==> design.v <==
module half_adder(a, b, sum, carry);
	input a, b;
	output sum, carry;
	assign sum = a^b;
	assign carry = a&b;
endmodule
module add4b(a,b,sum);
	input [3:0] a,b;
	output [3:0] sum;
	wire [3:0] sum;
	assign sum = a + b;
endmodule
module add6b(a, b, sum);
	input [5:0] a,b;
	output [5:0] sum;
	wire [5:0] sum;
	assign sum = a + b;
endmodule
module add8b(a,b,sum);
	input [7:0] a,b;
	output [7:0] sum;
	wire [7:0] sum;
	assign sum = a + b;
endmodule
module add12b(a,b,sum);
	input [11:0] a,b;
	output [11:0] sum;
	wire [11:0] sum;
	assign sum = a + b;
endmodule
module add16b(a,b,sum);
	input [15:0] a,b;
	output [15:0] sum;
	wire [15:0] sum;
	assign sum = a + b;
endmodule
module add24b(a,b,sum);
	input [23:0] a,b;
	output [23:0] sum;
	wire [23:0] sum;
	assign sum = a + b;
endmodule
module add32b(a,b,sum);
	input [31:0] a,b;
	output [31:0] sum;
	wire [31:0] sum;
	assign sum = a + b;
endmodule
module add48b (
    input [47:0] a,
    input [47:0] b,
    output [47:0] sum
);
    assign sum = a + b;
endmodule
module vedic_multiplier_2x2(a, b, result_2x2);
	input[1:0] a, b;
	output[3:0] result_2x2;
	wire[3:0] temp;
	assign result_2x2[0] = a[0] & b[0];
	assign temp[0] = a[0] & b[1];
	assign temp[1] = a[1] & b[0];
	assign temp[2] = a[1] & b[1];
	half_adder h1(temp[0], temp[1], result_2x2[1], temp[3]);
	half_adder h2(temp[2], temp[3], result_2x2[2], result_2x2[3]);
endmodule
module vedic_multiplier_4x4(a, b, result_4x4);
	input[3:0] a, b;
	output[7:0] result_4x4;
	wire[3:0] q0, q1, q2, q3, w0, w1;
	wire[5:0] w2, w3, w4, w5, w6;
	vedic_multiplier_2x2 v2_0(a[1:0], b[1:0], q0[3:0]);
	vedic_multiplier_2x2 v2_1(a[1:0], b[3:2], q1[3:0]);
	vedic_multiplier_2x2 v2_2(a[3:2], b[1:0], q2[3:0]);
	vedic_multiplier_2x2 v2_3(a[3:2], b[3:2], q3[3:0]);
	assign w0[3:0] = {2'b0, q0[3:2]};
	add4b a4_0(w0[3:0], q1[3:0], w1[3:0]);
	assign w2 = {2'b0, q2[3:0]};
	assign w3 = {q3[3:0], 2'b0};
	add6b a6_0(w2, w3, w4);
	assign w5 = {2'b0, w1[3:0]};
	add6b a6_1(w4, w5, w6);
	assign result_4x4[7:2] = w6[5:0];
	assign result_4x4[1:0] = q0[1:0];
endmodule
module vedic_multiplier_8x8(a, b, result_8x8);
	input[7:0] a, b;
	output[15:0] result_8x8;
	wire[15:0] q0, q1, q2, q3;
	wire[7:0] w0, w1;
	wire[11:0] w2, w3, w4, w5, w6;
	vedic_multiplier_4x4 v4_0(a[3:0], b[3:0], q0[15:0]);
	vedic_multiplier_4x4 v4_1(a[3:0], b[7:4], q1[15:0]);
	vedic_multiplier_4x4 v4_2(a[7:4], b[3:0], q2[15:0]);
	vedic_multiplier_4x4 v4_3(a[7:4], b[7:4], q3[15:0]);
   assign w0[7:0] = {4'b0, q0[7:4]};
	add8b a8_0(w0, q1, w1);
	assign w2 = {4'b0, q2[7:0]};
	assign w3 = {q3[7:0], 4'b0};
	add12b a12_0(w2, w3, w4);
	assign w5 = {4'b0, w1[7:0]};
	add12b a12_1(w4, w5, w6);
	assign result_8x8[15:4] = w6[11:0];
	assign result_8x8[3:0] = q0[3:0];
endmodule
module vedic_multiplier_16x16(a, b, result_16x16);
	input[15:0] a, b;
	output[31:0] result_16x16;
	wire[15:0] q0, q1, q2, q3;
	wire[15:0] w0, w1;
	wire[23:0] w2, w3, w4, w5, w6;
	vedic_multiplier_8x8 v8_0(a[7:0], b[7:0], q0[15:0]);
	vedic_multiplier_8x8 v8_1(a[7:0], b[15:8], q1[15:0]);
	vedic_multiplier_8x8 v8_2(a[15:8], b[7:0], q2[15:0]);
	vedic_multiplier_8x8 v8_3(a[15:8], b[15:8], q3[15:0]);
   assign w0[15:0] = {8'b0, q0[15:8]};
	add16b a16_0(w0, q1, w1);
	assign w2 = {8'b0, q2[15:0]};
	assign w3 = {q3[15:0], 8'b0};
	add24b a24_0(w2, w3, w4);
	assign w5 = {8'b0, w1[15:0]};
	add24b a24_1(w4, w5, w6);
	assign result_16x16[31:8] = w6[23:0];
	assign result_16x16[7:0] = q0[7:0];
endmodule
module vedic_multiplier_32x32_pipelined(
    input clk,
    input [31:0] a, b,
    output reg [63:0] result_32x32
);
    wire [31:0] q0, q1, q2, q3;
    reg [31:0] q0_reg, q1_reg, q2_reg, q3_reg;
    reg [31:0] w1_reg;
    reg [47:0] w2, w3, w4_reg, w5_reg, w6_reg;
    reg [15:0] lo_d1, lo_d2, lo_d3;
    vedic_multiplier_16x16 v16_0(.a(a[15:0]), .b(b[15:0]), .result_16x16(q0));
    vedic_multiplier_16x16 v16_1(.a(a[15:0]), .b(b[31:16]), .result_16x16(q1));
    vedic_multiplier_16x16 v16_2(.a(a[31:16]), .b(b[15:0]), .result_16x16(q2));
    vedic_multiplier_16x16 v16_3(.a(a[31:16]), .b(b[31:16]), .result_16x16(q3));
    always @(posedge clk) begin
        q0_reg <= q0;
        q1_reg <= q1;
        q2_reg <= q2;
        q3_reg <= q3;
    end
    always @(posedge clk) begin
        w1_reg <= {16'b0, q0_reg[31:16]} + q1_reg;
    end
    always @(posedge clk) begin
        w2 <= {16'b0, q2_reg};
        w3 <= {q3_reg, 16'b0};
        w4_reg <= w2 + w3;
    end
    always @(posedge clk) begin
        w5_reg <= {16'b0, w1_reg};
        w6_reg <= w4_reg + w5_reg;
    end
    always @(posedge clk) begin
        lo_d1 <= q0_reg[15:0];
        lo_d2 <= lo_d1;
        lo_d3 <= lo_d2;
    end
	 always @(posedge clk) begin
	     result_32x32[63:16] <= w6_reg;
        result_32x32[15:0] <= lo_d3;
	 end 
endmodule
==> run.sh <==
#!/bin/bash
# the make line also repeats each setting of config.mk as NAME=value (left out here)
make -C /OpenROAD-flow-scripts/flow DESIGN_CONFIG=/design/flow/config.mk WORK_HOME=/design/flow/orfs CLKGATE_MAP_FILE= finish
==> config.mk <==
export PLATFORM = sky130hd
export DESIGN_NAME = vedic_multiplier_32x32_pipelined
export DESIGN_NICKNAME = vedic_multiplier_32x32_pipelined
export VERILOG_FILES = /design/flow/design.v
export SDC_FILE = /design/flow/constraint.sdc
export NUM_CORES = 4
export LEC_CHECK = 0
export CAP_MARGIN = 15
export CORE_MARGIN = 2
export CORE_UTILIZATION = 71
export CTS_CLUSTER_SIZE = 35
export SETUP_SLACK_MARGIN = 2.61
export SLEW_MARGIN = 20
==> constraint.sdc <==
create_clock -name core_clock -period 8.96 [get_ports {clk}]
set_input_delay 1.7920 -clock core_clock [delete_from_list [all_inputs] [get_ports {clk}]]
set_output_delay 1.7920 -clock core_clock [all_outputs]
set_load 0.01 [all_outputs]
==> changes_impl.md, run 1 <==
### Physical design

* Max-cap violations at 0
* Die outline area at 90,010 um^2
* Syn Std Cell Area at 62,210 um^2
* HPWL after detailed placement at 133,000 um
* Worst Hold Class: reg2reg
* Multi-input combinational cell area at 53,400 um^2
* SO Viols: setup timing
* Logic depth of the worst register-to-register path at 9
* Number of antenna violations at the first check in global routing at 29
* Clock root buffer master: sky130_fd_sc_hd__clkbuf_16
* Number of distinct library cell variants in the gate-level netlist after synthesis at 75
* Mapped Avg Cell Area at 9.148 um^2
* Most prevalent standard cell on the critical path: sky130_fd_sc_hd__fa_2
* Worst slack at placement at -2.125 ns
* Ys flops at 464
* Biggest cell delay along the critical path at 0.62 ns
* Worst reg2reg startpoint: w5_reg[2]
* Number of clock buffers inserted by TritonCTS at 49
* XOR-XNOR Cells, Area Fraction at 0.1066
* Fmax at 0.09115 GHz
* Slowest stage cell, crit path: sky130_fd_sc_hd__fa_2
* Min-delay src: w1_reg[8]
* Biggest area consumer among synthesized cells: sky130_fd_sc_hd__ha_1
* Number of nets with antenna violations after detailed routing at 0
* Register share after synthesis at 0.1493
* Die extent in x at 300.0 um
* Cells after synthesis at 6,801
* Logic depth of the worst setup path including buffers at 43
* Largest buffer count on any clock path at 3
* Total length of routed wires at 208,700 um
* DRC violations left at 0
* Path type of the worst setup path: in2reg
* Share of the clock period used by the worst path after layout at 1.224
* Cell family with the largest share of critical-path delay: adder cells
* Setup skew after layout at 0.04993 ns
* Number of nets in the synthesized netlist at 8,733
* Arrival time worst endpoint at 11.50 ns
* AO/OA Area Share at 0.1062
* Most used standard cell by instance count after synthesis: sky130_fd_sc_hd__ha_1
* Count of pins over their slew limit at 0
* OpenROAD warning count at 31
* GR Util All Layers at 0.3967
* Hold violation total from the final report at 0
* Placeable core region at 86,750 um^2
* Setup-violating endpoint count in the final report at 73
* Detailed-route wire length per cell at 23.40 um
* Flop area at 9289 um^2
* PortBufs at 128
* Share of the synthesized area in the top cell type at 0.2960
* Tally of filler cells in the layout at 3,892
* First-pass GRT wire length at 284,500 um
* Clock latency (worst-skew pair) at 0.67 ns
* Largest net degree at the start of global routing at 31
* Hold-critical path depth at 0
* DR iter-0 viols at 4,390
* Tightest slew margin relative to the limit at 0.3409
* Worst-path fanout max at 5
* Final setup slack of the worst path at -2.011 ns
* Die Y-Extent at 300.0 um
* Cell total after placement at 8,690
* Yosys synthesis warning count at 6
* Proportion of register bits with asynchronous set or reset after synthesis at 0
* Dominant register cell in the synthesized netlist: sky130_fd_sc_hd__dfxtp_1
* Overflow left after global routing at 0
* Mux share at 0.0006436
* Top Ports at 129
* Cell Count, Final, Fillers Out at 8,919
* Post-synth area from yosys stat at 62,210 um^2
* Clock period minus final worst setup slack at 10.97 ns
* Worst Setup EP: q0_reg[27]
* Row count at 108
* Synthesized-area fraction occupied by adder cells at 0.4231
* End of the worst hold path: w5_reg[8]
* Number of buffers added to fix hold violations after cts at 0
* Setup repair after global routing missed its margin: yes
* Number of global-route vias before repair at 55,800
* Actual slew at the worst max-slew pin at 0.9816 ns
* Number of H-tree levels at 2
* Number of vias after detailed routing at 55,160
* Clock sink count at 464
* NumNets Final at 9,648
* Post-synthesis share of cell area spent on and, or, nand and nor gates at 0.1545
* Cell total in the yosys stat output at 6,801
* Reg-to-reg endpoint: w6_reg[37]
* Timing startpoint of the critical path: b[1]
* Worst Setup Start Kind: primary input
* Most instantiated cells after synthesis: sky130_fd_sc_hd__ha_1, sky130_fd_sc_hd__and2_1, sky130_fd_sc_hd__inv_1, sky130_fd_sc_hd__xnor2_1, sky130_fd_sc_hd__dfxtp_1
* Critical path buffer and inverter count at 8
* TritonCTS clock tree: built
* Main combinational cell family by area after synthesis: adder cells
* Layout area overhead at 25.37%
* Floorplan core density at 0.7171
* Reg2reg setup slack at 5.22 ns
* RD Place Congestion at 0.9468
* Avg Vias per Cell at 6.184
* Detailed-router iteration count before antenna repair at 8
* Top cells by area in the synthesized netlist: sky130_fd_sc_hd__ha_1, sky130_fd_sc_hd__dfxtp_1, sky130_fd_sc_hd__fa_1, sky130_fd_sc_hd__and2_1, sky130_fd_sc_hd__xnor2_1
* Number of flops mapped to enable cells by yosys at 0
* Result of the run: finished with violations
* Required time of the worst setup path at 9.49 ns
* Post-CTS clock slew at the launch and capture registers of the worst setup and hold paths at 0.08 ns
* CP endpoint kind: flop
metal layers:
| metal | vias to the layer above | wire length [um] | global-route usage |
|---|---|---|---|
| met4 | 16 | 16810 | 0.1939 |
| met3 | 1231 | 20220 | 0.06568 |
| met1 | 26430 | 75820 | 0.4715 |
| met5 | - | 188 | 0 |
| li1 | 24420 | - | - |
| met2 | 3069 | 95690 | 0.6943 |
cell type report:
type / count / area share
Inverter: 787 / 0.03791
Multi-Input combinational cell: 5349 / 0.6846
Antenna cell: 9 / 0.0002887
Clock buffer: 62 / 0.01750
Sequential cell: 464 / 0.1191
Tap cell: 1155 / 0.01853
Timing Repair Buffer: 1065 / 0.1168
Clock inverter: 28 / 0.005278
stage by stage:
step / instance area [um^2] / utilization / hold WS (ns) / setup TNS [ns]
5_1_grt: 77980 / 0.8988 / 0.3128 / -100.19
2_1_floorplan: 63740 / - / 0.3096 / -34.02
3_5_place_dp: 71990 / 0.8298 / 0.3121 / -114.95
4_1_cts: 75930 / 0.8752 / 0.3173 / -38.42
3_3_place_gp: 71990 / 0.8298 / 0.3096 / -97.48
6_report: 78000 / 0.8991 / 0.3017 / -82.49
timing repair:
action / CTS / global route
pin swaps: 294 / 288
endpoints found under the setup margin: 98 / 96
setup buffers: 69 / 61
resized: 348 / 291
gates cloned: 0 / 0
==> run 2: changes to the inputs <==
Settings changed: CAP_MARGIN 15 to 20, CORE_UTILIZATION 71 to 72, CTS_CLUSTER_DIAMETER from default to 294, CTS_CLUSTER_SIZE 35 to default, PLACE_DENSITY from default to 0.42, SETUP_SLACK_MARGIN 2.61 to default.
Clock period 8.96 ns to 10.0 ns, I/O delays scaled along.
==> run 2 against run 1 <==
The layout still fails its checks (setup timing). Synthesized area stayed put. Register-to-register slack better by 1.2 ns. Routed wire length is 18% lower. Hold slack better by 0.021 ns. Cell area is 4.6% lower. Critical path depth is 4 higher.
==> changes_impl.md, run 2 <==
### Physical design

* Proportion of register bits with asynchronous set or reset after synthesis at 0 (unchanged)
* Die extent in x at 298.0 um (was 300.0 um)
* GR Util All Layers at 0.3711 (was 0.3967)
* Worst reg2reg startpoint: q1_reg[1] (was w5_reg[2])
* Worst-path fanout max at 4 (was 5)
* Largest buffer count on any clock path at 3 (unchanged)
* Hold-critical path depth at 0 (unchanged)
* Most used standard cell by instance count after synthesis: sky130_fd_sc_hd__ha_1 (unchanged)
* Share of the clock period used by the worst path after layout at 1.049 (was 1.224)
* First-pass GRT wire length at 266,500 um (was 284,500 um)
* Detailed-router iteration count before antenna repair at 9 (was 8)
* Area after detailed placement at 70,030 um^2 (was 71,990 um^2)
* SO Viols: setup timing (unchanged)
* Logic depth of the worst register-to-register path at 10 (was 9)
* End of the worst hold path: w4_reg[4] (was w5_reg[8])
* Cell Count, Final, Fillers Out at 8,717 (was 8,919)
* Logic depth of the worst setup path including buffers at 47 (was 43)
* Die Y-Extent at 298.0 um (was 300.0 um)
* Cell total in the yosys stat output at 6,801 (unchanged)
* CP endpoint kind: flop (unchanged)
* RD Place Congestion at 0.9470 (was 0.9468)
* Final setup slack of the worst path at -0.4911 ns (was -2.011 ns)
* Share of the synthesized area in the top cell type at 0.2960 (unchanged)
* Post-synth area from yosys stat at 62,210 um^2 (unchanged)
* Worst slack at placement at -1.413 ns (was -2.125 ns)
* Count of pins over their slew limit at 0 (unchanged)
* Design area at 74,390 um^2 (was 78,000 um^2)
* Synthesized-area fraction occupied by adder cells at 0.4231 (unchanged)
* Top Ports at 129 (unchanged)
* Most prevalent standard cell on the critical path: sky130_fd_sc_hd__ha_4 (was sky130_fd_sc_hd__fa_2)
* Finished Core Util at 0.8709 (was 0.8991)
* Number of global-route vias before repair at 53,430 (was 55,800)
* Number of nets with antenna violations after detailed routing at 0 (unchanged)
* Arrival time worst endpoint at 11.04 ns (was 11.50 ns)
* HPWL after detailed placement at 130,600 um (was 133,000 um)
* Floorplan core density at 0.7284 (was 0.7171)
* Number of distinct library cell variants in the gate-level netlist after synthesis at 75 (unchanged)
* Path type of the worst setup path: in2reg (unchanged)
* Top cells by area in the synthesized netlist: sky130_fd_sc_hd__ha_1, sky130_fd_sc_hd__dfxtp_1, sky130_fd_sc_hd__fa_1, sky130_fd_sc_hd__and2_1, sky130_fd_sc_hd__xnor2_1 (unchanged)
* Largest net degree at the start of global routing at 33 (was 31)
* Actual slew at the worst max-slew pin at 0.9201 ns (was 0.9816 ns)
* Critical path buffer and inverter count at 7 (was 8)
* Number of flops mapped to enable cells by yosys at 0 (unchanged)
* Cells after synthesis at 6,801 (unchanged)
* Worst Hold Class: reg2reg (unchanged)
* Die outline area at 88,780 um^2 (was 90,010 um^2)
* Number of clock buffers inserted by TritonCTS at 49 (unchanged)
* Ys flops at 464 (unchanged)
* Max-cap violations at 0 (unchanged)
* Post-synthesis share of cell area spent on and, or, nand and nor gates at 0.1545 (unchanged)
* Tightest slew margin relative to the limit at 0.3853 (was 0.3409)
* Clock period minus final worst setup slack at 10.49 ns
* Cell total after placement at 8,545 (was 8,690)
* Total length of routed wires at 172,000 um (was 208,700 um)
* Setup repair after global routing missed its margin: yes (unchanged)
* Worst Setup EP: q3_reg[30] (was q0_reg[27])
* Placeable core region at 85,410 um^2 (was 86,750 um^2)
* OpenROAD warning count at 31 (unchanged)
* Syn Std Cell Area at 62,210 um^2 (unchanged)
* Number of nets in the synthesized netlist at 8,733 (unchanged)
* Fmax at 0.09532 GHz
* Cell family with the largest share of critical-path delay: adder cells (unchanged)
* Layout area overhead at 19.57% (was 25.37%)
* TritonCTS clock tree: built (unchanged)
* Timing startpoint of the critical path: b[17] (was b[1])
* Row count at 107 (was 108)
* Main combinational cell family by area after synthesis: adder cells (unchanged)
* Most instantiated cells after synthesis: sky130_fd_sc_hd__ha_1, sky130_fd_sc_hd__and2_1, sky130_fd_sc_hd__inv_1, sky130_fd_sc_hd__xnor2_1, sky130_fd_sc_hd__dfxtp_1 (unchanged)
* Worst Setup Start Kind: primary input (unchanged)
* Reg-to-reg endpoint: w1_reg[30] (was w6_reg[37])
* Reg2reg setup slack at 6.38 ns (was 5.22 ns)
* Setup skew after layout at 0.03236 ns (was 0.04993 ns)
* Clock latency (worst-skew pair) at 0.66 ns (was 0.67 ns)
* Hold violation total from the final report at 0 (unchanged)
* Required time of the worst setup path at 10.55 ns (was 9.49 ns)
* AO/OA Area Share at 0.1062 (unchanged)
* Detailed-route wire length per cell at 19.73 um (was 23.40 um)
* Mapped Avg Cell Area at 9.148 um^2 (unchanged)
* DRC violations left at 0 (unchanged)
* Result of the run: finished with violations (unchanged)
* WHS at 0.3227 ns (was 0.3017 ns)
* Post-CTS clock slew at the launch and capture registers of the worst setup and hold paths at 0.06 ns (was 0.08 ns)
* Clock root buffer master: sky130_fd_sc_hd__clkbuf_16 (unchanged)
* Mux share at 0.0006436 (unchanged)
* Yosys synthesis warning count at 6 (unchanged)
* Biggest cell delay along the critical path at 0.56 ns (was 0.62 ns)
* XOR-XNOR Cells, Area Fraction at 0.1066 (unchanged)
* Biggest area consumer among synthesized cells: sky130_fd_sc_hd__ha_1 (unchanged)
* Slowest stage cell, crit path: sky130_fd_sc_hd__fa_1 (was sky130_fd_sc_hd__fa_2)
* Number of antenna violations at the first check in global routing at 18 (was 29)
* PortBufs at 128 (unchanged)
* Number of H-tree levels at 2 (unchanged)
* Tally of filler cells in the layout at 4,595 (was 3,892)
* Avg Vias per Cell at 5.864 (was 6.184)
* Dominant register cell in the synthesized netlist: sky130_fd_sc_hd__dfxtp_1 (unchanged)
* Overflow left after global routing at 0 (unchanged)
* Register share after synthesis at 0.1493 (unchanged)
* Number of vias after detailed routing at 51,120 (was 55,160)
* Setup-violating endpoint count in the final report at 28 (was 73)
* NumNets Final at 9,460 (was 9,648)
* Clock sink count at 464 (unchanged)
* Min-delay src: w2[4] (was w1_reg[8])
* DR iter-0 viols at 3,248 (was 4,390)
run 2: timing repair:
item                                   4_1_cts  5_1_grt
gates resized                              199      259
cloned                                       0        0
hold buffers                                 0        0
pin swaps                                  126      248
setup buffers                               44       44
endpoints found under the hold margin        0        0
setup endpoints to repair                   56       56
run 2: cell type report:
cell class / instances / area [um^2] / area share
clock buffers: 56 / 1313 / 0.01764
clock inverters: 36 / 489.2 / 0.006576
diodes: 4 / 10.01 / 0.0001346
inverters: 787 / 2959 / 0.03978
flip-flops and latches: 464 / 9289 / 0.1249
multi-input cells: 5349 / 51650 / 0.6943
well taps: 1144 / 1431 / 0.01924
repair buffers: 877 / 7251 / 0.09747
run 2: layer usage:
| layer | share of wire | up-vias | track usage |
|---|---|---|---|
| li1 | - | 24020 | - |
| met1 | 0.40 | 24810 | 0.4516 |
| met2 | 0.48 | 1693 | 0.6538 |
| met3 | 0.065 | 585 | 0.05396 |
| met4 | 0.049 | 10 | 0.1555 |
| met5 | 0.00043 | - | 0 |
run 2: metrics by stage:
stage	setup TNS, ns
global placement	-50.28
global route	-18.53
detailed placement	-65.24
floorplan	-1.799
finish	-7.365
CTS	-0.6633
==> run 3: changes to the inputs <==
Settings changed: CAP_MARGIN 20 to 30, CORE_UTILIZATION 72 to 40, CTS_CLUSTER_DIAMETER 294 to default, GPL_ROUTABILITY_DRIVEN from default to 0, GPL_TIMING_DRIVEN from default to 0, PLACE_DENSITY 0.42 to 0.92, SETUP_SLACK_MARGIN from default to 1.51.
Clock period 10.0 ns to 8.47 ns, I/O delays scaled along.
==> run 3 against run 2 <==
The layout fails its checks (capacitance limit, slew limit, setup timing). Clock skew rose by 0.022 ns. Critical path depth decreased by 4. Hold slack got worse by 0.010 ns. Flip-flop count unchanged. Critical endpoint is now q1_reg[29]. Largest cell class unchanged.
==> changes_impl.md, run 3 <==
### Physical design

* Number of antenna violations at the first check in global routing at 86 (was 18)
* Top Ports at 129 (unchanged)
* Number of nets in the synthesized netlist at 8,733 (unchanged)
* Actual slew at the worst max-slew pin at 2.013 ns (was 0.9201 ns)
* Yosys synthesis warning count at 6 (unchanged)
* Cell total after placement at 8,973 (was 8,545)
* Number of buffers added to fix hold violations after cts at 0 (unchanged)
* Most prevalent standard cell on the critical path: sky130_fd_sc_hd__ha_1 (was sky130_fd_sc_hd__ha_4)
* Required time of the worst setup path at 9.03 ns (was 10.55 ns)
* Hold-critical path depth at 0 (unchanged)
* DR iter-0 viols at 7,805 (was 3,248)
* XOR-XNOR Cells, Area Fraction at 0.1066 (unchanged)
* Number of distinct library cell variants in the gate-level netlist after synthesis at 75 (unchanged)
* Detailed-router iteration count before antenna repair at 22 (was 9)
* AO/OA Area Share at 0.1062 (unchanged)
* Register share after synthesis at 0.1493 (unchanged)
* Finished Core Util at 0.4842 (was 0.8709)
* Post-CTS clock slew at the launch and capture registers of the worst setup and hold paths at 0.07 ns (was 0.06 ns)
* Die outline area at 158,700 um^2 (was 88,780 um^2)
* Floorplan core density at 0.4034 (was 0.7284)
* Final setup slack of the worst path at -3.392 ns (was -0.4911 ns)
* Hold violation total from the final report at 0 (unchanged)
* Setup-violating endpoint count in the final report at 84 (was 28)
* Layout area overhead at 20.03% (was 19.57%)
* Slowest stage cell, crit path: sky130_fd_sc_hd__xnor2_1 (was sky130_fd_sc_hd__fa_1)
* End of the worst hold path: w2[7] (was w4_reg[4])
* Total length of routed wires at 248,700 um (was 172,000 um)
* Syn Std Cell Area at 62,210 um^2 (unchanged)
* Tightest slew margin relative to the limit at -0.3417 (was 0.3853)
* Timing startpoint of the critical path: b[19] (was b[17])
* Most instantiated cells after synthesis: sky130_fd_sc_hd__ha_1, sky130_fd_sc_hd__and2_1, sky130_fd_sc_hd__inv_1, sky130_fd_sc_hd__xnor2_1, sky130_fd_sc_hd__dfxtp_1 (unchanged)
* Reg2reg setup slack at 4.19 ns (was 6.38 ns)
* Share of the clock period used by the worst path after layout at 1.400 (was 1.049)
* Logic depth of the worst register-to-register path at 11 (was 10)
* Largest net degree at the start of global routing at 16 (was 33)
* GR Util All Layers at 0.2453 (was 0.3711)
* SO Viols: capacitance limit, slew limit, setup timing (was setup timing)
* OpenROAD warning count at 29 (was 31)
* Clock period minus final worst setup slack at 11.86 ns
* Setup repair after global routing missed its margin: yes (unchanged)
* Proportion of register bits with asynchronous set or reset after synthesis at 0 (unchanged)
* Worst Setup EP: q1_reg[29] (was q3_reg[30])
* Area after detailed placement at 67,560 um^2 (was 70,030 um^2)
* Main combinational cell family by area after synthesis: adder cells (unchanged)
* Die extent in x at 398.4 um (was 298.0 um)
* Top cells by area in the synthesized netlist: sky130_fd_sc_hd__ha_1, sky130_fd_sc_hd__dfxtp_1, sky130_fd_sc_hd__fa_1, sky130_fd_sc_hd__and2_1, sky130_fd_sc_hd__xnor2_1 (unchanged)
* Fmax at 0.08430 GHz
* Synthesized-area fraction occupied by adder cells at 0.4231 (unchanged)
* Worst slack at placement at -3.328 ns (was -1.413 ns)
* Setup skew after layout at 0.05443 ns (was 0.03236 ns)
* TritonCTS clock tree: built (unchanged)
* Clock latency (worst-skew pair) at 0.69 ns (was 0.66 ns)
* Clock root buffer master: sky130_fd_sc_hd__clkbuf_16 (unchanged)
* Detailed-route wire length per cell at 26.64 um (was 19.73 um)
* Biggest area consumer among synthesized cells: sky130_fd_sc_hd__ha_1 (unchanged)
* Clock sink count at 464 (unchanged)
* Overflow left after global routing at 0 (unchanged)
* DRC violations left at 0 (unchanged)
* First-pass GRT wire length at 306,500 um (was 266,500 um)
* Mapped Avg Cell Area at 9.148 um^2 (unchanged)
* Share of the synthesized area in the top cell type at 0.2960 (unchanged)
* Ys flops at 464 (unchanged)
* Design area at 74,680 um^2 (was 74,390 um^2)
* Die Y-Extent at 398.4 um (was 298.0 um)
* CP endpoint kind: flop (unchanged)
* Reg-to-reg endpoint: w1_reg[26] (was w1_reg[30])
* Worst Hold Class: reg2reg (unchanged)
* Cells after synthesis at 6,801 (unchanged)
* Post-synthesis share of cell area spent on and, or, nand and nor gates at 0.1545 (unchanged)
* Largest buffer count on any clock path at 3 (unchanged)
* Cell total in the yosys stat output at 6,801 (unchanged)
* Number of global-route vias before repair at 57,460 (was 53,430)
* Placeable core region at 154,200 um^2 (was 85,410 um^2)
* WHS at 0.3124 ns (was 0.3227 ns)
* Avg Vias per Cell at 6.331 (was 5.864)
* Cell family with the largest share of critical-path delay: adder cells (unchanged)
* HPWL after detailed placement at 142,700 um (was 130,600 um)
* Post-synth area from yosys stat at 62,210 um^2 (unchanged)
* Number of vias after detailed routing at 59,080 (was 51,120)
* Number of nets with antenna violations after detailed routing at 0 (unchanged)
* Max-cap violations at 2 (was 0)
* NumNets Final at 9,125 (was 9,460)
* Logic depth of the worst setup path including buffers at 43 (was 47)
* Number of H-tree levels at 2 (unchanged)
* Result of the run: finished with violations (unchanged)
* Mux share at 0.0006436 (unchanged)
* Dominant register cell in the synthesized netlist: sky130_fd_sc_hd__dfxtp_1 (unchanged)
* Cell Count, Final, Fillers Out at 9,333 (was 8,717)
* Worst Setup Start Kind: primary input (unchanged)
* Number of flops mapped to enable cells by yosys at 0 (unchanged)
* Path type of the worst setup path: in2reg (unchanged)
* Min-delay src: q2_reg[7] (was w2[4])
* Worst-path fanout max at 10 (was 4)
* PortBufs at 128 (unchanged)
* Number of clock buffers inserted by TritonCTS at 48 (was 49)
* Worst reg2reg startpoint: q0_reg[16] (was q1_reg[1])
* Setup Total Neg Slack at -178.05 ns (was -7.365 ns)
* Row count at 144 (was 107)
* Biggest cell delay along the critical path at 0.76 ns (was 0.56 ns)
* Most used standard cell by instance count after synthesis: sky130_fd_sc_hd__ha_1 (unchanged)
* Critical path buffer and inverter count at 6 (was 7)
* Count of pins over their slew limit at 23 (was 0)
* Arrival time worst endpoint at 12.43 ns (was 11.04 ns)
## run 3: area by class of cell
class	count	area (um^2)
tap	2044	2557
timing repair buffer	342	3171
clock buffer	58	1299
sequential	464	9289
antenna	60	150.1
inverter	787	2964
multi-input combinational	5349	53600
buffer	201	1192
fill	12130	79550
clock inverter	28	459.2
## run 3: routing by layer
| layer | routed length (um) | global-route usage |
|---|---|---|
| met1 | 77510 | 0.2554 |
| met3 | 38050 | 0.08220 |
| met4 | 30040 | 0.2036 |
| met2 | 102300 | 0.4013 |
| met5 | 721 | 0 |
## run 3: what timing repair did
action                     CTS  global route
setup endpoints to repair   96            95
buffers inserted           125            88
resized                    483           329
pin swaps                  251           253
==> run 4: changes to the inputs <==
Settings changed: CAP_MARGIN 30 to 15, CORE_UTILIZATION 40 to 71, GPL_ROUTABILITY_DRIVEN 0 to default, GPL_TIMING_DRIVEN 0 to default, HOLD_SLACK_MARGIN from default to -0.08, PLACE_DENSITY 0.92 to default, SETUP_SLACK_MARGIN 1.51 to -0.04.
Clock period 8.47 ns to 9.57 ns, I/O delays scaled along.
==> run 4 against run 3 <==
Fails layout checks on setup timing. Cell area up 1.1%.
==> changes_impl.md, run 4 <==
### Physical design

* Worst Setup Start Kind: primary input (unchanged)
* Floorplan core density at 0.7171 (was 0.4034)
* Actual slew at the worst max-slew pin at 0.8642 ns (was 2.013 ns)
* Share of the synthesized area in the top cell type at 0.2960 (unchanged)
* End of the worst hold path: w4_reg[14] (was w2[7])
* Syn Std Cell Area at 62,210 um^2 (unchanged)
* Dominant register cell in the synthesized netlist: sky130_fd_sc_hd__dfxtp_1 (unchanged)
* Clock sink count at 464 (unchanged)
* Final setup slack of the worst path at -0.8280 ns (was -3.392 ns)
* Detailed-route wire length per cell at 20.12 um (was 26.64 um)
* XOR-XNOR Cells, Area Fraction at 0.1066 (unchanged)
* Timing startpoint of the critical path: b[0] (was b[19])
* WHS at 0.3102 ns (was 0.3124 ns)
* Reg-to-reg endpoint: w1_reg[30] (was w1_reg[26])
* Detailed-router iteration count before antenna repair at 5 (was 22)
* Result of the run: finished with violations (unchanged)
* Placeable core region at 86,750 um^2 (was 154,200 um^2)
* Cell family with the largest share of critical-path delay: adder cells (unchanged)
* Critical path buffer and inverter count at 11 (was 6)
* Tightest slew margin relative to the limit at 0.4226 (was -0.3417)
* Number of antenna violations at the first check in global routing at 11 (was 86)
* Biggest cell delay along the critical path at 0.59 ns (was 0.76 ns)
* Worst-path fanout max at 3 (was 10)
* Max-cap violations at 0 (was 2)
* TritonCTS clock tree: built (unchanged)
* NumNets Final at 9,503 (was 9,125)
* Worst Setup EP: q0_reg[31] (was q1_reg[29])
* Overflow left after global routing at 0 (unchanged)
* Setup repair after global routing missed its margin: yes (unchanged)
* HPWL after detailed placement at 127,600 um (was 142,700 um)
* Cells after synthesis at 6,801 (unchanged)
* Path type of the worst setup path: in2reg (unchanged)
* Number of nets in the synthesized netlist at 8,733 (unchanged)
* Largest net degree at the start of global routing at 33 (was 16)
* Die Y-Extent at 300.0 um (was 398.4 um)
* Row count at 108 (was 144)
* Avg Vias per Cell at 5.880 (was 6.331)
* Setup Total Neg Slack at -23.10 ns (was -178.05 ns)
* Logic depth of the worst setup path including buffers at 46 (was 43)
* Number of H-tree levels at 2 (unchanged)
* Post-synth area from yosys stat at 62,210 um^2 (unchanged)
* Mux share at 0.0006436 (unchanged)
* Fmax at 0.09617 GHz
* Proportion of register bits with asynchronous set or reset after synthesis at 0 (unchanged)
* Most prevalent standard cell on the critical path: sky130_fd_sc_hd__ha_4 (was sky130_fd_sc_hd__ha_1)
* Clock period minus final worst setup slack at 10.40 ns
* Tally of filler cells in the layout at 4,652 (was 12,130)
* Arrival time worst endpoint at 10.97 ns (was 12.43 ns)
* Die outline area at 90,010 um^2 (was 158,700 um^2)
* Largest buffer count on any clock path at 3 (unchanged)
* Most instantiated cells after synthesis: sky130_fd_sc_hd__ha_1, sky130_fd_sc_hd__and2_1, sky130_fd_sc_hd__inv_1, sky130_fd_sc_hd__xnor2_1, sky130_fd_sc_hd__dfxtp_1 (unchanged)
* Share of the clock period used by the worst path after layout at 1.087 (was 1.400)
* Number of distinct library cell variants in the gate-level netlist after synthesis at 75 (unchanged)
* Synthesized-area fraction occupied by adder cells at 0.4231 (unchanged)
* AO/OA Area Share at 0.1062 (unchanged)
* Hold-critical path depth at 0 (unchanged)
* DR iter-0 viols at 3,236 (was 7,805)
* Logic depth of the worst register-to-register path at 10 (was 11)
* Most used standard cell by instance count after synthesis: sky130_fd_sc_hd__ha_1 (unchanged)
* Post-CTS clock slew at the launch and capture registers of the worst setup and hold paths at 0.08 ns (was 0.07 ns)
* Die extent in x at 300.0 um (was 398.4 um)
* Number of nets with antenna violations after detailed routing at 0 (unchanged)
* Number of flops mapped to enable cells by yosys at 0 (unchanged)
* First-pass GRT wire length at 263,700 um (was 306,500 um)
* Layout area overhead at 21.30% (was 20.03%)
* Number of global-route vias before repair at 52,670 (was 57,460)
* SO Viols: setup timing (was capacitance limit, slew limit, setup timing)
* CP endpoint kind: flop (unchanged)
* Biggest area consumer among synthesized cells: sky130_fd_sc_hd__ha_1 (unchanged)
* Ys flops at 464 (unchanged)
* Min-delay src: w2[14] (was q2_reg[7])
* Setup-violating endpoint count in the final report at 54 (was 84)
* Required time of the worst setup path at 10.14 ns (was 9.03 ns)
* Number of clock buffers inserted by TritonCTS at 47 (was 48)
* Slowest stage cell, crit path: sky130_fd_sc_hd__fa_1 (was sky130_fd_sc_hd__xnor2_1)
* Main combinational cell family by area after synthesis: adder cells (unchanged)
* DRC violations left at 0 (unchanged)
* Mapped Avg Cell Area at 9.148 um^2 (unchanged)
* Reg2reg setup slack at 5.88 ns (was 4.19 ns)
* Count of pins over their slew limit at 0 (was 23)
* PortBufs at 128 (unchanged)
* Post-synthesis share of cell area spent on and, or, nand and nor gates at 0.1545 (unchanged)
* Worst Hold Class: reg2reg (unchanged)
* Clock latency (worst-skew pair) at 0.65 ns (was 0.69 ns)
* Setup skew after layout at 0.03105 ns (was 0.05443 ns)
* Top cells by area in the synthesized netlist: sky130_fd_sc_hd__ha_1, sky130_fd_sc_hd__dfxtp_1, sky130_fd_sc_hd__fa_1, sky130_fd_sc_hd__and2_1, sky130_fd_sc_hd__xnor2_1 (unchanged)
* Yosys synthesis warning count at 6 (unchanged)
* Clock root buffer master: sky130_fd_sc_hd__clkbuf_16 (unchanged)
* Top Ports at 129 (unchanged)
* Worst reg2reg startpoint: q1_reg[1] (was q0_reg[16])
* Total length of routed wires at 176,400 um (was 248,700 um)
* Hold violation total from the final report at 0 (unchanged)
* Register share after synthesis at 0.1493 (unchanged)
* Cell total in the yosys stat output at 6,801 (unchanged)
* RD Place Congestion at 0.9183
* OpenROAD warning count at 31 (was 29)
* Number of vias after detailed routing at 51,560 (was 59,080)
* GR Util All Layers at 0.3654 (was 0.2453)
run 4: repair_timing:
| item | in CTS | in global routing |
|---|---|---|
| pin swaps | 232 | 316 |
| endpoints found under the setup margin | 66 | 64 |
| setup buffers | 65 | 48 |
| cloned | 1 | 0 |
| gates resized | 283 | 298 |
| hold buffers | 0 | 0 |
run 4: layout make-up:
cell class	instances	area, um^2	share of cell area
Tap cell	1155	1445	0.01915
Multi-Input combinational cell	5349	52250	0.6923
Antenna cell	4	10.01	0.0001326
Sequential cell	464	9289	0.1231
Timing Repair Buffer	922	7829	0.1037
Inverter	787	2959	0.03921
Clock buffer	57	1264	0.01675
Clock inverter	30	424.2	0.005620
run 4: metal layers:
metal / vias to the layer above / routed length (um) / global-route usage
li1: 24130 / - / -
met1: 25020 / 69820 / 0.4446
met2: 1806 / 84930 / 0.6482
met3: 596 / 13000 / 0.05990
met4: 6 / 8593 / 0.1342
met5: - / 35 / 0
run 4: per-stage QoR:
step / instances / cell area [um^2] / worst slack [ns] / utilization
CTS: 8728 / 73830 / -0.5590 / 0.8510
finish: 8768 / 75470 / -0.8280 / 0.8699
detailed placement: 8580 / 70470 / -1.679 / 0.8123
floorplan: 6801 / 63090 / -0.5552 / -
global placement: 8580 / 70470 / -1.468 / 0.8123
global route: 8764 / 75460 / -1.119 / 0.8698
==> run 5: changes to the inputs <==
Settings changed: ABC_AREA from default to 1, CAP_MARGIN 15 to 20, CORE_UTILIZATION 71 to 34, GPL_TIMING_DRIVEN from default to 0, HOLD_SLACK_MARGIN -0.08 to default, SETUP_SLACK_MARGIN -0.04 to default.
Clock period 9.57 ns to 11.5 ns, I/O delays scaled along.
==> run 5 against run 4 <==
Now clean on timing, DRC and antenna. Register-to-register slack improved by 2.7 ns. Critical path depth increased by 2. Core utilization decreased by 49 points. First-iteration DRC count decreased by 4.3%. Hold slack got worse by 0.0011 ns. Critical endpoint is now q1_reg[29].
==> changes_impl.md, run 5 <==
### Physical design

* Reg2reg setup slack at 8.62 ns (was 5.88 ns)
* Hold-critical path depth at 0 (unchanged)
* Detailed-router iteration count before antenna repair at 6 (was 5)
* HPWL after detailed placement at 171,500 um (was 127,600 um)
* Number of nets with antenna violations after detailed routing at 0 (unchanged)
* Biggest cell delay along the critical path at 0.55 ns (was 0.59 ns)
* Number of vias after detailed routing at 56,270 (was 51,560)
* Worst-path fanout max at 10 (was 3)
* Path type of the worst setup path: in2reg (unchanged)
* Placeable core region at 195,200 um^2 (was 86,750 um^2)
* Main combinational cell family by area after synthesis: adder cells (unchanged)
* Cell total after placement at 11,930 (was 8,580)
* Critical path buffer and inverter count at 7 (was 11)
* Synthesized-area fraction occupied by adder cells at 0.3937 (was 0.4231)
* Area after detailed placement at 71,430 um^2 (was 70,470 um^2)
* RD Place Congestion at 0.9337 (was 0.9183)
* Min-delay src: lo_d3[2] (was w2[14])
* CP endpoint kind: flop (unchanged)
* Cell total in the yosys stat output at 9,173 (was 6,801)
* Logic depth of the worst setup path including buffers at 48 (was 46)
* Clock sink count at 464 (unchanged)
* XOR-XNOR Cells, Area Fraction at 0.09136 (was 0.1066)
* Ys flops at 464 (unchanged)
* Mapped Avg Cell Area at 7.289 um^2 (was 9.148 um^2)
* Result of the run: complete, no violations (was finished with violations)
* Top cells by area in the synthesized netlist: sky130_fd_sc_hd__ha_1, sky130_fd_sc_hd__dfxtp_1, sky130_fd_sc_hd__nand2_1, sky130_fd_sc_hd__inv_1, sky130_fd_sc_hd__fa_1 (was sky130_fd_sc_hd__ha_1, sky130_fd_sc_hd__dfxtp_1, sky130_fd_sc_hd__fa_1, sky130_fd_sc_hd__and2_1, sky130_fd_sc_hd__xnor2_1)
* Number of nets in the synthesized netlist at 11,110 (was 8,733)
* Slowest stage cell, crit path: sky130_fd_sc_hd__fa_1 (unchanged)
* Most instantiated cells after synthesis: sky130_fd_sc_hd__nand2_1, sky130_fd_sc_hd__inv_1, sky130_fd_sc_hd__ha_1, sky130_fd_sc_hd__dfxtp_1, sky130_fd_sc_hd__a21oi_1 (was sky130_fd_sc_hd__ha_1, sky130_fd_sc_hd__and2_1, sky130_fd_sc_hd__inv_1, sky130_fd_sc_hd__xnor2_1, sky130_fd_sc_hd__dfxtp_1)
* Clock period minus final worst setup slack at 11.00 ns
* Post-CTS clock slew at the launch and capture registers of the worst setup and hold paths at 0.07 ns (was 0.08 ns)
* Number of buffers added to fix hold violations after cts at 0 (unchanged)
* Arrival time worst endpoint at 11.61 ns (was 10.97 ns)
* Timing startpoint of the critical path: b[17] (was b[0])
* Avg Vias per Cell at 4.681 (was 5.880)
* Largest net degree at the start of global routing at 17 (was 33)
* Number of flops mapped to enable cells by yosys at 0 (unchanged)
* Floorplan core density at 0.3425 (was 0.7171)
* Tally of filler cells in the layout at 20,450 (was 4,652)
* Number of global-route vias before repair at 56,470 (was 52,670)
* Row count at 162 (was 108)
* Detailed-route wire length per cell at 16.60 um (was 20.12 um)
* Die extent in x at 447.5 um (was 300.0 um)
* Cell Count, Final, Fillers Out at 12,020 (was 8,768)
* AO/OA Area Share at 0.05683 (was 0.1062)
* TritonCTS clock tree: built (unchanged)
* Hold violation total from the final report at 0 (unchanged)
* Number of distinct library cell variants in the gate-level netlist after synthesis at 43 (was 75)
* Dominant register cell in the synthesized netlist: sky130_fd_sc_hd__dfxtp_1 (unchanged)
* Fmax at 0.09089 GHz
* Worst reg2reg startpoint: w4_reg[0] (was q1_reg[1])
* Design area at 73,510 um^2 (was 75,470 um^2)
* NumNets Final at 11,290 (was 9,503)
* Actual slew at the worst max-slew pin at 1.174 ns (was 0.8642 ns)
* Syn Std Cell Area at 66,860 um^2 (was 62,210 um^2)
* Reg-to-reg endpoint: w6_reg[22] (was w1_reg[30])
* Setup skew after layout at 0.03200 ns (was 0.03105 ns)
* Max-cap violations at 0 (unchanged)
* Number of antenna violations at the first check in global routing at 13 (was 11)
* End of the worst hold path: result_32x32[2] (was w4_reg[14])
* Proportion of register bits with asynchronous set or reset after synthesis at 0 (unchanged)
* Post-synthesis share of cell area spent on and, or, nand and nor gates at 0.1881 (was 0.1545)
* WHS at 0.3091 ns (was 0.3102 ns)
* Yosys synthesis warning count at 6 (unchanged)
* Most used standard cell by instance count after synthesis: sky130_fd_sc_hd__nand2_1 (was sky130_fd_sc_hd__ha_1)
* Die Y-Extent at 447.5 um (was 300.0 um)
* Number of H-tree levels at 2 (unchanged)
* Cells after synthesis at 9,173 (was 6,801)
* Cell family with the largest share of critical-path delay: adder cells (unchanged)
* Tightest slew margin relative to the limit at 0.2170 (was 0.4226)
* Number of clock buffers inserted by TritonCTS at 52 (was 47)
* Biggest area consumer among synthesized cells: sky130_fd_sc_hd__ha_1 (unchanged)
* Number of buffers inserted to repair setup after CTS at 0 (was 65)
* Clock latency (worst-skew pair) at 0.69 ns (was 0.65 ns)
* Share of the clock period used by the worst path after layout at 0.9567 (was 1.087)
* DRC violations left at 0 (unchanged)
* Register share after synthesis at 0.1389 (was 0.1493)
* Worst Setup Start Kind: primary input (unchanged)
* Count of pins over their slew limit at 0 (unchanged)
* Overflow left after global routing at 0 (unchanged)
* Setup-violating endpoint count in the final report at 0 (was 54)
* Worst Setup EP: q1_reg[29] (was q0_reg[31])
* PortBufs at 128 (unchanged)
* Worst Hold Class: reg2reg (unchanged)
* First-pass GRT wire length at 310,900 um (was 263,700 um)
* Logic depth of the worst register-to-register path at 12 (was 10)
* OpenROAD warning count at 27 (was 31)
* Mux share at 0 (was 0.0006436)
* Die outline area at 200,200 um^2 (was 90,010 um^2)
* Total length of routed wires at 199,600 um (was 176,400 um)
* Required time of the worst setup path at 12.11 ns (was 10.14 ns)
* Clock root buffer master: sky130_fd_sc_hd__clkbuf_16 (unchanged)
* Most prevalent standard cell on the critical path: sky130_fd_sc_hd__nand2_1 (was sky130_fd_sc_hd__ha_4)
* DR iter-0 viols at 3,097 (was 3,236)
* Setup repair after global routing missed its margin: yes (unchanged)
* Share of the synthesized area in the top cell type at 0.2755 (was 0.2960)
* Top Ports at 129 (unchanged)
* GR Util All Layers at 0.2002 (was 0.3654)
* Post-synth area from yosys stat at 66,860 um^2 (was 62,210 um^2)
* Largest buffer count on any clock path at 3 (unchanged)
* Layout area overhead at 9.939% (was 21.30%)
-- run 5: layer usage --
layer / up-vias / wire (um) / track usage
met5: - / 0 / 0
met4: 0 / 10310 / 0.09084
met3: 357 / 8956 / 0.01768
met2: 1216 / 93540 / 0.3493
met1: 26060 / 86760 / 0.2489
li1: 28630 / - / -
-- run 5: stage by stage --
stage	util	setup WS (ns)	TNS (ns)
after floorplan	-	0.9981	0
after global placement	0.3659	-1.697	-68.00
after detailed placement	0.3660	-1.758	-70.04
after CTS	0.3756	0.002516	0
after global routing	0.3766	-0.03338	-0.1037
final	0.3766	0.4979	0
-- run 5: repair_timing --
| item | CTS | global route |
|---|---|---|
| pin swaps | 0 | 3 |
| resized | 49 | 153 |
| setup endpoints to repair | 54 | 52 |
-- run 5: layout make-up --
type	instances	area [um^2]	area share
Clock inverter	33	422.9	0.005753
Multi-Input combinational cell	6375	48970	0.6662
Sequential cell	464	9289	0.1264
Antenna cell	2	5.005	0.00006809
Inverter	2142	8040	0.1094
Buffer	190	873.3	0.01188
Tap cell	2624	3283	0.04466
Clock buffer	62	1379	0.01876
Timing Repair Buffer	128	1246	0.01695
==> run 6: changes to the inputs <==
Settings changed: ABC_AREA 1 to default, CAP_MARGIN 20 to 15, CORE_UTILIZATION 34 to 71, CTS_CLUSTER_SIZE from default to 35, GPL_TIMING_DRIVEN 0 to default, SETUP_SLACK_MARGIN from default to -0.82.
Clock period 11.5 ns to 8.65 ns, I/O delays scaled along.
==> run 6 against run 5 <==
Now fails the layout checks on setup timing. Worst setup slack got worse by 3.7 ns. Synthesized cell count decreased by 26%.
==> changes_impl.md, run 6 <==
### Physical design

* NumNets Final at 9,580 (was 11,290)
* Hold violation total from the final report at 0 (unchanged)
* Register share after synthesis at 0.1493 (was 0.1389)
* Count of pins over their slew limit at 0 (unchanged)
* Worst Setup EP: q0_reg[31] (was q1_reg[29])
* Total length of routed wires at 191,300 um (was 199,600 um)
* Most instantiated cells after synthesis: sky130_fd_sc_hd__ha_1, sky130_fd_sc_hd__and2_1, sky130_fd_sc_hd__inv_1, sky130_fd_sc_hd__xnor2_1, sky130_fd_sc_hd__dfxtp_1 (was sky130_fd_sc_hd__nand2_1, sky130_fd_sc_hd__inv_1, sky130_fd_sc_hd__ha_1, sky130_fd_sc_hd__dfxtp_1, sky130_fd_sc_hd__a21oi_1)
* Setup-violating endpoint count in the final report at 74 (was 0)
* CP endpoint kind: flop (unchanged)
* Slowest stage cell, crit path: sky130_fd_sc_hd__fa_2 (was sky130_fd_sc_hd__fa_1)
* SO Viols: setup timing
* Max-cap violations at 0 (unchanged)
* Tally of filler cells in the layout at 4,416 (was 20,450)
* TritonCTS clock tree: built (unchanged)
* Number of distinct library cell variants in the gate-level netlist after synthesis at 75 (was 43)
* Clock period minus final worst setup slack at 11.87 ns
* Number of buffers added to fix hold violations after cts at 0 (unchanged)
* Number of global-route vias before repair at 55,020 (was 56,470)
* Largest net degree at the start of global routing at 29 (was 17)
* Fmax at 0.08423 GHz
* Number of nets in the synthesized netlist at 8,733 (was 11,110)
* Mapped Avg Cell Area at 9.148 um^2 (was 7.289 um^2)
* Setup repair after global routing missed its margin: yes (unchanged)
* Number of antenna violations at the first check in global routing at 23 (was 13)
* WHS at 0.3004 ns (was 0.3091 ns)
* Detailed-route wire length per cell at 21.60 um (was 16.60 um)
* Cells after synthesis at 6,801 (was 9,173)
* Worst-path fanout max at 5 (was 10)
* Most prevalent standard cell on the critical path: sky130_fd_sc_hd__ha_4 (was sky130_fd_sc_hd__nand2_1)
* Row count at 108 (was 162)
* Result of the run: finished with violations (was complete, no violations)
* Layout area overhead at 22.24% (was 9.939%)
* Number of H-tree levels at 2 (unchanged)
* Critical path buffer and inverter count at 7 (unchanged)
* Cell total after placement at 8,699 (was 11,930)
* Required time of the worst setup path at 9.19 ns (was 12.11 ns)
* Overflow left after global routing at 0 (unchanged)
* Proportion of register bits with asynchronous set or reset after synthesis at 0 (unchanged)
* Cell family with the largest share of critical-path delay: adder cells (unchanged)
* Reg-to-reg endpoint: w1_reg[24] (was w6_reg[22])
* Logic depth of the worst register-to-register path at 11 (was 12)
* Top cells by area in the synthesized netlist: sky130_fd_sc_hd__ha_1, sky130_fd_sc_hd__dfxtp_1, sky130_fd_sc_hd__fa_1, sky130_fd_sc_hd__and2_1, sky130_fd_sc_hd__xnor2_1 (was sky130_fd_sc_hd__ha_1, sky130_fd_sc_hd__dfxtp_1, sky130_fd_sc_hd__nand2_1, sky130_fd_sc_hd__inv_1, sky130_fd_sc_hd__fa_1)
* Mux share at 0.0006436 (was 0)
* XOR-XNOR Cells, Area Fraction at 0.1066 (was 0.09136)
* Floorplan core density at 0.7171 (was 0.3425)
* Detailed-router iteration count before antenna repair at 6 (unchanged)
* Synthesized-area fraction occupied by adder cells at 0.4231 (was 0.3937)
* Tightest slew margin relative to the limit at 0.4038 (was 0.2170)
* Number of nets with antenna violations after detailed routing at 0 (unchanged)
* RD Place Congestion at 0.9370 (was 0.9337)
* Arrival time worst endpoint at 12.42 ns (was 11.61 ns)
* End of the worst hold path: w2[4] (was result_32x32[2])
* Ys flops at 464 (unchanged)
* Number of clock buffers inserted by TritonCTS at 49 (was 52)
* Reg2reg setup slack at 5.18 ns (was 8.62 ns)
* Cell total in the yosys stat output at 6,801 (was 9,173)
* Post-synthesis share of cell area spent on and, or, nand and nor gates at 0.1545 (was 0.1881)
* GR Util All Layers at 0.3829 (was 0.2002)
* Min-delay src: q2_reg[4] (was lo_d3[2])
* Syn Std Cell Area at 62,210 um^2 (was 66,860 um^2)
* Worst reg2reg startpoint: q1_reg[0] (was w4_reg[0])
* Placeable core region at 86,750 um^2 (was 195,200 um^2)
* Setup Total Neg Slack at -101.76 ns (was 0 ns)
* Logic depth of the worst setup path including buffers at 44 (was 48)
* Timing startpoint of the critical path: a[1] (was b[17])
* First-pass GRT wire length at 275,600 um (was 310,900 um)
* Post-CTS clock slew at the launch and capture registers of the worst setup and hold paths at 0.07 ns (about the same)
* DR iter-0 viols at 3,752 (was 3,097)
* AO/OA Area Share at 0.1062 (was 0.05683)
* Biggest cell delay along the critical path at 0.77 ns (was 0.55 ns)
* Share of the synthesized area in the top cell type at 0.2960 (was 0.2755)
* Path type of the worst setup path: in2reg (unchanged)
* Number of vias after detailed routing at 53,100 (was 56,270)
* Die Y-Extent at 300.0 um (was 447.5 um)
* Actual slew at the worst max-slew pin at 0.8899 ns (was 1.174 ns)
* Clock sink count at 464 (unchanged)
* Worst Hold Class: reg2reg (unchanged)
* Setup skew after layout at 0.04705 ns (was 0.03200 ns)
* Yosys synthesis warning count at 6 (unchanged)
* Post-synth area from yosys stat at 62,210 um^2 (was 66,860 um^2)
* Clock root buffer master: sky130_fd_sc_hd__clkbuf_16 (unchanged)
* Cell Count, Final, Fillers Out at 8,857 (was 12,020)
* Top Ports at 129 (unchanged)
* Number of flops mapped to enable cells by yosys at 0 (unchanged)
* Main combinational cell family by area after synthesis: adder cells (unchanged)
* Share of the clock period used by the worst path after layout at 1.372 (was 0.9567)
* Largest buffer count on any clock path at 3 (unchanged)
* DRC violations left at 0 (unchanged)
* HPWL after detailed placement at 131,900 um (was 171,500 um)
* Biggest area consumer among synthesized cells: sky130_fd_sc_hd__ha_1 (unchanged)
* Avg Vias per Cell at 5.996 (was 4.681)
* PortBufs at 128 (unchanged)
* Die extent in x at 300.0 um (was 447.5 um)
* Most used standard cell by instance count after synthesis: sky130_fd_sc_hd__ha_1 (was sky130_fd_sc_hd__nand2_1)
* Clock latency (worst-skew pair) at 0.66 ns (was 0.69 ns)
* Dominant register cell in the synthesized netlist: sky130_fd_sc_hd__dfxtp_1 (unchanged)
* Final setup slack of the worst path at -3.222 ns (was 0.4979 ns)
* Worst Setup Start Kind: primary input (unchanged)
* Hold-critical path depth at 0 (unchanged)
* Die outline area at 90,010 um^2 (was 200,200 um^2)
* OpenROAD warning count at 31 (was 27)
## run 6: area by class of cell
class,instances,area (um^2),area share
well taps,1155,1445,0.01900
repair buffers,997,8244,0.1084
diodes,16,40.04,0.0005265
clock buffers,60,1338,0.01759
flip-flops and latches,464,9289,0.1221
clock inverters,29,415.4,0.005462
inverters,787,2959,0.03891
multi-input cells,5349,52320,0.6880
## run 6: timing repair
| item | 4_1_cts | 5_1_grt |
|---|---|---|
| endpoints found under the hold margin | 0 | 0 |
| gates cloned | 3 | 0 |
| setup buffers | 82 | 50 |
| pin swaps | 202 | 250 |
| resized | 298 | 278 |
| endpoints found under the setup margin | 63 | 62 |
## run 6: layer usage
layer  wire length (um)  track usage  vias up  share of wire
li1                   -            -    24290              -
met1              73080       0.4653    25450           0.38
met2              88390       0.6657     2402           0.46
met3              16940      0.05376      953          0.089
met4              12710       0.1862       12          0.066
met5                188            0        -        0.00098
## run 6: metrics by stage
step	setup slack [ns]	area, um^2	util
2_1_floorplan	-1.291	63070	-
3_3_place_gp	-2.095	71360	0.8226
3_5_place_dp	-2.468	71360	0.8226
4_1_cts	-1.139	74610	0.8601
5_1_grt	-3.527	76010	0.8762
6_report	-3.222	76050	0.8766
==> run 7: changes to the inputs <==
Settings changed: CELL_PAD_IN_SITES_DETAIL_PLACEMENT from default to 0, CORE_UTILIZATION 71 to 72, CTS_CLUSTER_SIZE 35 to 32, GPL_ROUTABILITY_DRIVEN from default to 1, HOLD_SLACK_MARGIN from default to -0.08, PLACE_DENSITY from default to 0.66, SETUP_SLACK_MARGIN -0.82 to -0.83.
Clock period 8.65 ns to 8.94 ns, I/O delays scaled along.
==> run 7 against run 6 <==
The layout still fails its checks (setup timing). Hold slack better by 0.014 ns. Register-to-register slack better by 0.07 ns. Core utilization shrank 0.44 points. Global-route usage is 1.8 points lower. Critical path type unchanged. Largest cell class unchanged. Highest routed layer unchanged.
==> changes_impl.md, run 7 <==
### Physical design

* Result of the run: finished with violations (unchanged)
* RD Place Congestion at 0.9415 (was 0.9370)
* First-pass GRT wire length at 262,400 um (was 275,600 um)
* Number of flops mapped to enable cells by yosys at 0 (unchanged)
* Overflow left after global routing at 0 (unchanged)
* Clock sink count at 464 (unchanged)
* Number of nets with antenna violations after detailed routing at 0 (unchanged)
* PortBufs at 128 (unchanged)
* Worst Setup EP: q3_reg[31] (was q0_reg[31])
* Worst Hold Class: reg2reg (unchanged)
* Clock latency (worst-skew pair) at 0.65 ns (was 0.66 ns)
* XOR-XNOR Cells, Area Fraction at 0.1066 (unchanged)
* Top Ports at 129 (unchanged)
* Register share after synthesis at 0.1493 (unchanged)
* Most prevalent standard cell on the critical path: sky130_fd_sc_hd__ha_4 (unchanged)
* Setup Total Neg Slack at -50.42 ns (was -101.76 ns)
* Min-delay src: q2_reg[2] (was q2_reg[4])
* Setup skew after layout at 0.03125 ns (was 0.04705 ns)
* Number of nets in the synthesized netlist at 8,733 (unchanged)
* Cell total in the yosys stat output at 6,801 (unchanged)
* Path type of the worst setup path: in2reg (unchanged)
* Hold violation total from the final report at 0 (unchanged)
* Max-cap violations at 0 (unchanged)
* Layout area overhead at 19.75% (was 22.24%)
* Row count at 107 (was 108)
* Avg Vias per Cell at 5.838 (was 5.996)
* OpenROAD warning count at 31 (unchanged)
* Post-synthesis share of cell area spent on and, or, nand and nor gates at 0.1545 (unchanged)
* Largest net degree at the start of global routing at 33 (was 29)
* Most used standard cell by instance count after synthesis: sky130_fd_sc_hd__ha_1 (unchanged)
* HPWL after detailed placement at 131,200 um (was 131,900 um)
* Biggest cell delay along the critical path at 0.57 ns (was 0.77 ns)
* Arrival time worst endpoint at 10.71 ns (was 12.42 ns)
* Reg2reg setup slack at 5.25 ns (was 5.18 ns)
* Number of vias after detailed routing at 51,250 (was 53,100)
* Tightest slew margin relative to the limit at 0.3670 (was 0.4038)
* Number of clock buffers inserted by TritonCTS at 48 (was 49)
* Floorplan core density at 0.7284 (was 0.7171)
* GR Util All Layers at 0.3653 (was 0.3829)
* Multi-input combinational cell area at 51,500 um^2 (was 52,320 um^2)
* Detailed-route wire length per cell at 19.50 um (was 21.60 um)
* Clock root buffer master: sky130_fd_sc_hd__clkbuf_16 (unchanged)
* Flop area at 9289 um^2 (unchanged)
* Number of global-route vias before repair at 52,840 (was 55,020)
* Number of H-tree levels at 2 (unchanged)
* Number of antenna violations at the first check in global routing at 20 (was 23)
* Die Y-Extent at 298.0 um (was 300.0 um)
* SO Viols: setup timing (unchanged)
* Fmax at 0.09847 GHz
* Number of distinct library cell variants in the gate-level netlist after synthesis at 75 (unchanged)
* Actual slew at the worst max-slew pin at 0.9396 ns (was 0.8899 ns)
* End of the worst hold path: w2[2] (was w2[4])
* Top cells by area in the synthesized netlist: sky130_fd_sc_hd__ha_1, sky130_fd_sc_hd__dfxtp_1, sky130_fd_sc_hd__fa_1, sky130_fd_sc_hd__and2_1, sky130_fd_sc_hd__xnor2_1 (unchanged)
* Critical path buffer and inverter count at 5 (was 7)
* Cells after synthesis at 6,801 (unchanged)
* NumNets Final at 9,527 (was 9,580)
* Post-synth area from yosys stat at 62,210 um^2 (unchanged)
* Die extent in x at 298.0 um (was 300.0 um)
* Final setup slack of the worst path at -1.215 ns (was -3.222 ns)
* Proportion of register bits with asynchronous set or reset after synthesis at 0 (unchanged)
* Total length of routed wires at 171,200 um (was 191,300 um)
* Required time of the worst setup path at 9.49 ns (was 9.19 ns)
* Area after detailed placement at 70,910 um^2 (was 71,360 um^2)
* Logic depth of the worst register-to-register path at 9 (was 11)
* Count of pins over their slew limit at 0 (unchanged)
* Mapped Avg Cell Area at 9.148 um^2 (unchanged)
* DRC violations left at 0 (unchanged)
* Slowest stage cell, crit path: sky130_fd_sc_hd__fa_1 (was sky130_fd_sc_hd__fa_2)
* Tally of filler cells in the layout at 4,623 (was 4,416)
* Biggest area consumer among synthesized cells: sky130_fd_sc_hd__ha_1 (unchanged)
* Syn Std Cell Area at 62,210 um^2 (unchanged)
* Timing startpoint of the critical path: a[16] (was a[1])
* Ys flops at 464 (unchanged)
* Setup-violating endpoint count in the final report at 64 (was 74)
* Main combinational cell family by area after synthesis: adder cells (unchanged)
* Worst reg2reg startpoint: w4_reg[4] (was q1_reg[0])
* Die outline area at 88,780 um^2 (was 90,010 um^2)
* Dominant register cell in the synthesized netlist: sky130_fd_sc_hd__dfxtp_1 (unchanged)
* Hold-critical path depth at 0 (unchanged)
* Logic depth of the worst setup path including buffers at 42 (was 44)
* Synthesized-area fraction occupied by adder cells at 0.4231 (unchanged)
* Mux share at 0.0006436 (unchanged)
* AO/OA Area Share at 0.1062 (unchanged)
* Design area at 74,500 um^2 (was 76,050 um^2)
* Most instantiated cells after synthesis: sky130_fd_sc_hd__ha_1, sky130_fd_sc_hd__and2_1, sky130_fd_sc_hd__inv_1, sky130_fd_sc_hd__xnor2_1, sky130_fd_sc_hd__dfxtp_1 (unchanged)
* Largest buffer count on any clock path at 3 (unchanged)
* Worst-path fanout max at 7 (was 5)
* Worst slack at placement at -2.283 ns (was -2.468 ns)
* Share of the synthesized area in the top cell type at 0.2960 (unchanged)
* Post-CTS clock slew at the launch and capture registers of the worst setup and hold paths at 0.07 ns (about the same)
-- run 7: layout make-up --
type,count,share of cell area
Clock buffer,63,0.01824
Sequential cell,464,0.1247
Tap cell,1144,0.01921
Antenna cell,3,0.0001008
Multi-Input combinational cell,5349,0.6912
Clock inverter,25,0.004232
Inverter,787,0.03975
Timing Repair Buffer,945,0.1026
-- run 7: what timing repair did --
| action | CTS | global route |
|---|---|---|
| pin swaps | 137 | 226 |
| endpoints found under the setup margin | 56 | 56 |
| hold buffers | 0 | 0 |
| buffers inserted | 29 | 40 |
| gates resized | 177 | 238 |
-- run 7: per-stage QoR --
step	std cells	hold WS [ns]
after floorplan	6801	0.3096
after global routing	8778	0.3254
after global placement	8663	0.3099
after detailed placement	8663	0.3121
final	8780	0.3139
after CTS	8761	0.3140
-- run 7: routing by layer --
| layer | vias up | global-route usage | wire length (um) |
|---|---|---|---|
| met5 | - | 0 | 13 |
| met4 | 2 | 0.1407 | 7963 |
| met3 | 530 | 0.04769 | 11270 |
| met2 | 1717 | 0.6462 | 83040 |
| met1 | 24820 | 0.4506 | 68920 |
| li1 | 24190 | - | - |
